==> flow/design.v (excerpt) <==
module RSA_TOP (
    clk, rst_n, in_valid,
    in_p, in_q, in_e, in_c,
    out_valid, out_m
);
input clk, rst_n, in_valid;
input [3:0] in_p, in_q;
input [7:0] in_e, in_c;
output reg out_valid;
output reg [7:0] out_m;
parameter WIDTH = 4 ;
parameter ST_IN = 0 ;
parameter ST_OUT = 1 ;  
reg current_state  ;
reg next_state  ;
reg  [WIDTH*2-1:0] c_text , c_wait_1 ;
reg  [WIDTH-1  :0] get_p, get_q ;
reg  [WIDTH*2-1:0] get_e ;
reg  [WIDTH*2-1:0] decrypted_text  ;
reg  [WIDTH*2-1:0] decrypted_text_wait_1  ;
wire [WIDTH*2-1:0] OUT_D, OUT_N ;
reg  [WIDTH*2-1:0] private_D , private_N ;
reg  [2:0] count_number ;
reg  [2:0] count_out ; 
integer i  ;
reg count_1 ;
always@(posedge clk, negedge rst_n)
begin
	if(!rst_n)
		begin
			count_1 <= 'd0 ;
		end
	else if (current_state == ST_IN)
		begin
			if (in_valid) begin
				if(count_1 !=1) 
					count_1 <= count_1 + 'd1 ;
			end
		end
	else
		count_1 <= 'd0 ;
end	
reg [2:0] count_8 ;
always@(posedge clk, negedge rst_n)
begin
	if(!rst_n)
		begin
			count_8 <= 'd0 ;
		end
	else if (current_state == ST_IN)
		begin
			if (in_valid) begin
				count_8 <= count_8 + 'd1 ;
			end
		end
	else if (current_state == ST_OUT)
		begin
			count_8 <= count_8 + 'd1 ;
		end
	else
		count_8 <= 'd0 ;
end
always@(posedge clk, negedge rst_n)
begin
	if(!rst_n)
		begin
			get_e <='d0;
			get_p <='d0;
			get_q <='d0;
		end
	else 
		begin
			if (count_1 == 0)
				begin
					get_e <= in_e ;
					get_p <= in_p ;
					get_q <= in_q ;
				end
		end	
end
always@(posedge clk, negedge rst_n)
begin
	if(!rst_n)
		begin
				c_text <= 'd0;
		end
	else if (current_state == ST_IN)
		begin
			if(in_valid ) 
				c_text <= in_c;
		end
end
always@ (posedge clk , negedge rst_n )begin
	if (!rst_n )begin
		c_wait_1 <= 'd0 ;
	end else begin
		c_wait_1 <= c_text ;
	end
end
always@(posedge clk, negedge rst_n)
begin
	if(!rst_n)begin
			private_D <= 'd0;
			private_N <= 'd0;
	end
	else if (current_state == ST_IN)begin
			if (count_1 == 1)begin
				private_D <= OUT_D;
  ...
Size in the first run: ~16,000 cells after synthesis, ~110,000 um^2 of cells after synthesis.
Settings: LEC_CHECK=0, ABC_AREA=1, CAP_MARGIN=10, CELL_PAD_IN_SITES_DETAIL_PLACEMENT=1, CELL_PAD_IN_SITES_GLOBAL_PLACEMENT=2, CORE_MARGIN=9, CORE_UTILIZATION=40, CTS_CLUSTER_SIZE=31, GPL_ROUTABILITY_DRIVEN=0, HOLD_SLACK_MARGIN=0.2, MAX_ROUTING_LAYER=met4, MIN_ROUTING_LAYER=met2, PLACE_DENSITY_LB_ADDON=0.1, SETUP_SLACK_MARGIN=5.0, SLEW_MARGIN=40; clock period 53.3 ns.
run.sh (not shown) runs the stock make flow with config.mk's settings and CLKGATE_MAP_FILE=.
The baseline aborted during global routing (5_1_grt) on GRT-0232.
Change:
- CAP_MARGIN: 10 -> 20
- CELL_PAD_IN_SITES_DETAIL_PLACEMENT: 1 -> not set
- CELL_PAD_IN_SITES_GLOBAL_PLACEMENT: 2 -> not set
- CORE_MARGIN: 9 -> 2
- CORE_UTILIZATION: 40 -> 71
- CTS_CLUSTER_SIZE: 31 -> not set
- GPL_ROUTABILITY_DRIVEN: 0 -> not set
- HOLD_SLACK_MARGIN: 0.2 -> not set
- MAX_ROUTING_LAYER: met4 -> not set
- MIN_ROUTING_LAYER: met2 -> not set
- PLACE_DENSITY_LB_ADDON: 0.1 -> not set
- SETUP_SLACK_MARGIN: 5.0 -> not set
- SLEW_MARGIN: 40 -> 20
- clock period: 53.3 -> 61.1 ns (I/O delays scaled with it)
Effect: This time the run finished but failed the layout checks on setup timing. Die area decreases by well over a third. Synthesized area does not change. Synthesized cell count does not change.
Change:
- ABC_AREA: 1 -> not set
- CORE_UTILIZATION: 71 -> 40
- clock period: 61.1 -> 85.7 ns (I/O delays scaled with it)
The new run finished clean. First-iteration DRC count decreases by a quarter to a third. Count of clock-buffer cells in the layout does not change. Die area rose by well over a third. Worst setup slack is better by 17 ns. Cell area is lower by a few percent. Global-route usage came out lower by 17 points. Critical path depth decreases by 17. Synthesized cell count fell by roughly a tenth. Non-clock buffer count went down by 946. Synthesized area grows slightly.
Change:
- clock period: 85.7 -> 143.0 ns (I/O delays scaled with it)
Effect: Clock-buffer cell count is unchanged. Worst hold slack is about the same. Design area decreases by 0.76%. Wire length went down by 0.55%. Global-route usage decreases by 0.18 points.
Change:
- CORE_UTILIZATION: 40 -> 68
- clock period: 143.0 -> 25.5 ns (I/O delays scaled with it)
With this change the flow stopped in clock tree synthesis (4_1_cts); die size fell by 41%; synthesized cell count stays the same; synthesized area is unchanged.
Change:
- ABC_AREA: not set -> 1
- CAP_MARGIN: 20 -> 15
- CORE_UTILIZATION: 68 -> 72
- CTS_CLUSTER_DIAMETER: not set -> 230
- clock period: 25.5 -> 61.1 ns (I/O delays scaled with it)
After rerunning: This time the run completed and failed the layout checks on capacitance limit, slew limit, setup timing; synthesized area decreases by 0.95%; synthesized cell count is higher by 13%; die area fell by 6.4%.
